==> inputs of job 1484 <==
==> flow/design.v <==
		`timescale 1ns / 1ps
module lab4_2( 
              input wire      mode,
              input wire[2:0] opCode,
              input wire[3:0] value,
              input clk,
              input reset,
              output reg[9:0] result,
              output reg cacheFull,
              output reg invalidOp,
              output reg overflow);
	reg [2:0] opcode_array[0:31];
	reg [3:0] value_array[0:31];
	integer i;
	reg [10:0] counter;
	reg [10:0] counter2;
	reg [20:0] p0;
	reg [20:0] p1;
	reg [10:0] temp_for_p0_p1_change;	
	reg temp_for_bit_change;
	reg [6:0] PC;
	reg [6:0] begin_PC;
	reg flag;
    always @(posedge clk or posedge reset) begin 
		if(reset) begin
			for(i=0;i<32;i=i+1)begin
				opcode_array[i] = 0;
				value_array[i] = 0;
			end
		   invalidOp = 0;  
			cacheFull = 0;
			overflow = 0;
		   counter = 0;	  
		   counter2= 0;	  
		   p0 = 0;	  
		   p1 = 0;  
		   PC = 0;
		   flag = 0;
		   begin_PC = 0;
		   result = 0;
		end else begin
			if(mode == 1) begin 
				temp_for_p0_p1_change = p0;
			   if(opcode_array[PC] == 0) begin		  
					p0 = p0 + value_array[PC]; 			  
			   end
			   if(opcode_array[PC] == 1) begin
					p0 = p0 + p1 + value_array[PC];				  
			   end
			   if(opcode_array[PC] == 2) begin
					p0 = p0 * p1 + value_array[PC];					
			   end
			   if(opcode_array[PC] == 4) begin 
					counter2 = 0;
					for(i=0;i<10;i=i+1) begin			
						if(p0[i] == 1) counter2 = counter2 + 1; 						
					end			
					p0 = counter2;	  
			   end
			   if(opcode_array[PC] == 5) begin
					for(i=0;i<5;i=i+1) begin
						temp_for_bit_change = p0[i];			
						p0[i] = p0[9-i];			
						p0[9-i] = temp_for_bit_change;
					end
			   end
			   if(opcode_array[PC] == 6) begin					
					begin_PC = value_array[PC];
			   end
			   flag = 0;
			   for(i=10;i<21;i=i+1)begin				  
					if (p0[i] == 1) flag = 1;
					p0[i] = 0;
			   end
				if(flag == 0) begin		
					overflow = 0;	
				end	
				else begin	
					overflow = 1;	
				end
				PC = PC + 1;
				if(PC >= counter) begin  
					PC = begin_PC;			  
				end
				p1 = temp_for_p0_p1_change; 
				result = p0;
			end else begin 
				if(opCode == 3 || opCode == 7)begin	
					invalidOp = 1;	
				end else begin			
					invalidOp = 0;	
					if(counter > 31) begin		
						cacheFull = 1;		
					end else begin	
						opcode_array[counter] = opCode;	
						value_array[counter] = value;	
						counter = counter + 1;
					end
				end
			end
		end 		
    end
endmodule
==> flow/run.sh <==
#!/bin/bash
# the make line also repeats each setting of config.mk as NAME=value (left out here)
make -C /OpenROAD-flow-scripts/flow DESIGN_CONFIG=/design/flow/config.mk WORK_HOME=/design/flow/orfs CLKGATE_MAP_FILE= finish
==> flow/config.mk <==
export PLATFORM = sky130hd
export DESIGN_NAME = lab4_2
export DESIGN_NICKNAME = lab4_2
export VERILOG_FILES = /design/flow/design.v
export SDC_FILE = /design/flow/constraint.sdc
export NUM_CORES = 4
export LEC_CHECK = 0
export ABC_AREA = 1
export CAP_MARGIN = 20
export CELL_PAD_IN_SITES_GLOBAL_PLACEMENT = 1
export CORE_MARGIN = 10
export CORE_UTILIZATION = 19
export CTS_CLUSTER_SIZE = 17
export GPL_ROUTABILITY_DRIVEN = 0
export GPL_TIMING_DRIVEN = 0
export HOLD_SLACK_MARGIN = 0.14
export MAX_ROUTING_LAYER = met4
export MIN_ROUTING_LAYER = met2
export PLACE_DENSITY = 0.54
export SETUP_SLACK_MARGIN = 3.74
export SLEW_MARGIN = 5
==> flow/constraint.sdc <==
create_clock -name core_clock -period 13.4 [get_ports {clk}]
set_input_delay 2.6800 -clock core_clock [delete_from_list [all_inputs] [get_ports {clk}]]
set_output_delay 2.6800 -clock core_clock [all_outputs]
set_load 0.01 [all_outputs]
==> inputs of job 4049, as changes to job 1484 <==
CELL_PAD_IN_SITES_GLOBAL_PLACEMENT = not set   (was 1)
CORE_MARGIN = 2   (was 10)
CORE_UTILIZATION = 72   (was 19)
CTS_CLUSTER_SIZE = not set   (was 17)
GPL_ROUTABILITY_DRIVEN = not set   (was 0)
GPL_TIMING_DRIVEN = not set   (was 0)
HOLD_SLACK_MARGIN = not set   (was 0.14)
MAX_ROUTING_LAYER = not set   (was met4)
MIN_ROUTING_LAYER = not set   (was met2)
PLACE_DENSITY = 0.36   (was 0.54)
SETUP_SLACK_MARGIN = 1.89   (was 3.74)
SLEW_MARGIN = 20   (was 5)
TNS_END_PERCENT = 5   (was not set)
==> flow/constraint.sdc (replaced) <==
create_clock -name core_clock -period 10.5 [get_ports {clk}]
set_input_delay 2.1000 -clock core_clock [delete_from_list [all_inputs] [get_ports {clk}]]
set_output_delay 2.1000 -clock core_clock [all_outputs]
set_load 0.01 [all_outputs]
==> inputs of job 1699, as changes to job 1484 <==
ABC_AREA = not set   (was 1)
CELL_PAD_IN_SITES_GLOBAL_PLACEMENT = not set   (was 1)
CORE_MARGIN = 2   (was 10)
CORE_UTILIZATION = 65   (was 19)
CTS_CLUSTER_SIZE = not set   (was 17)
GPL_ROUTABILITY_DRIVEN = not set   (was 0)
GPL_TIMING_DRIVEN = not set   (was 0)
HOLD_SLACK_MARGIN = not set   (was 0.14)
MAX_ROUTING_LAYER = not set   (was met4)
MIN_ROUTING_LAYER = not set   (was met2)
PLACE_DENSITY = not set   (was 0.54)
SETUP_SLACK_MARGIN = 2.42   (was 3.74)
SLEW_MARGIN = 20   (was 5)
==> flow/constraint.sdc (replaced) <==
create_clock -name core_clock -period 8.82 [get_ports {clk}]
set_input_delay 1.7640 -clock core_clock [delete_from_list [all_inputs] [get_ports {clk}]]
set_output_delay 1.7640 -clock core_clock [all_outputs]
set_load 0.01 [all_outputs]
==> results <==
quantity                                                                           job 4049           job 1484                  job 1699
Worst-case headroom to the max-slew limit                                            24.38%             21.89%                    8.475%
Number of antenna violations at the first check in global routing                         1                  0                         0
Top achievable clock speed                                                        92.65 MHz          89.47 MHz                 84.82 MHz
Post-Syn Instances                                                                     2475               2475                      1902
Run status                                                         finished with violations     finished clean  finished with violations
Reasons for failing layout checks                                              setup timing                  -              setup timing
Count of final setup violators                                                           11                  0                        11
End of the critical path                                                  p0[8]$_DFFE_PP0P_  p0[8]$_DFFE_PP0P_         p0[4]$_DFFE_PP0P_
Met3 layer usage reported by global route                                            6.500%             29.41%                    7.161%
Mapped Nets                                                                            2685               2685                      2112
Post-cts sizing count                                                                    88                164                        46
Compound-Gate Fraction of Synth Area                                                 12.14%             12.14%                    13.28%
Iteration tally of the first detailed-router pass                                         9                  9                         6
Stage-log warning count                                                                  42                 38                        42
Ant. Diodes                                                                               0                  4                         0
Data arrival time of the critical path                                             11220 ps           11620 ps                  12250 ps
Core Density at Floorplan                                                            73.63%             19.21%                    66.25%
Largest stage delay on the critical path                                             560 ps             600 ps                    570 ps
Number of logic stages on the critical path including buffering                          62                 60                        56
Fraction of synthesized cell area taken by the top area cell type                    35.27%             35.27%                    34.57%
Cell variety after synth                                                                 64                 64                       104
Number of logic gates                                                                  1805               1805                      1371
Number of global-route vias before repair                                             18516              27673                     17788
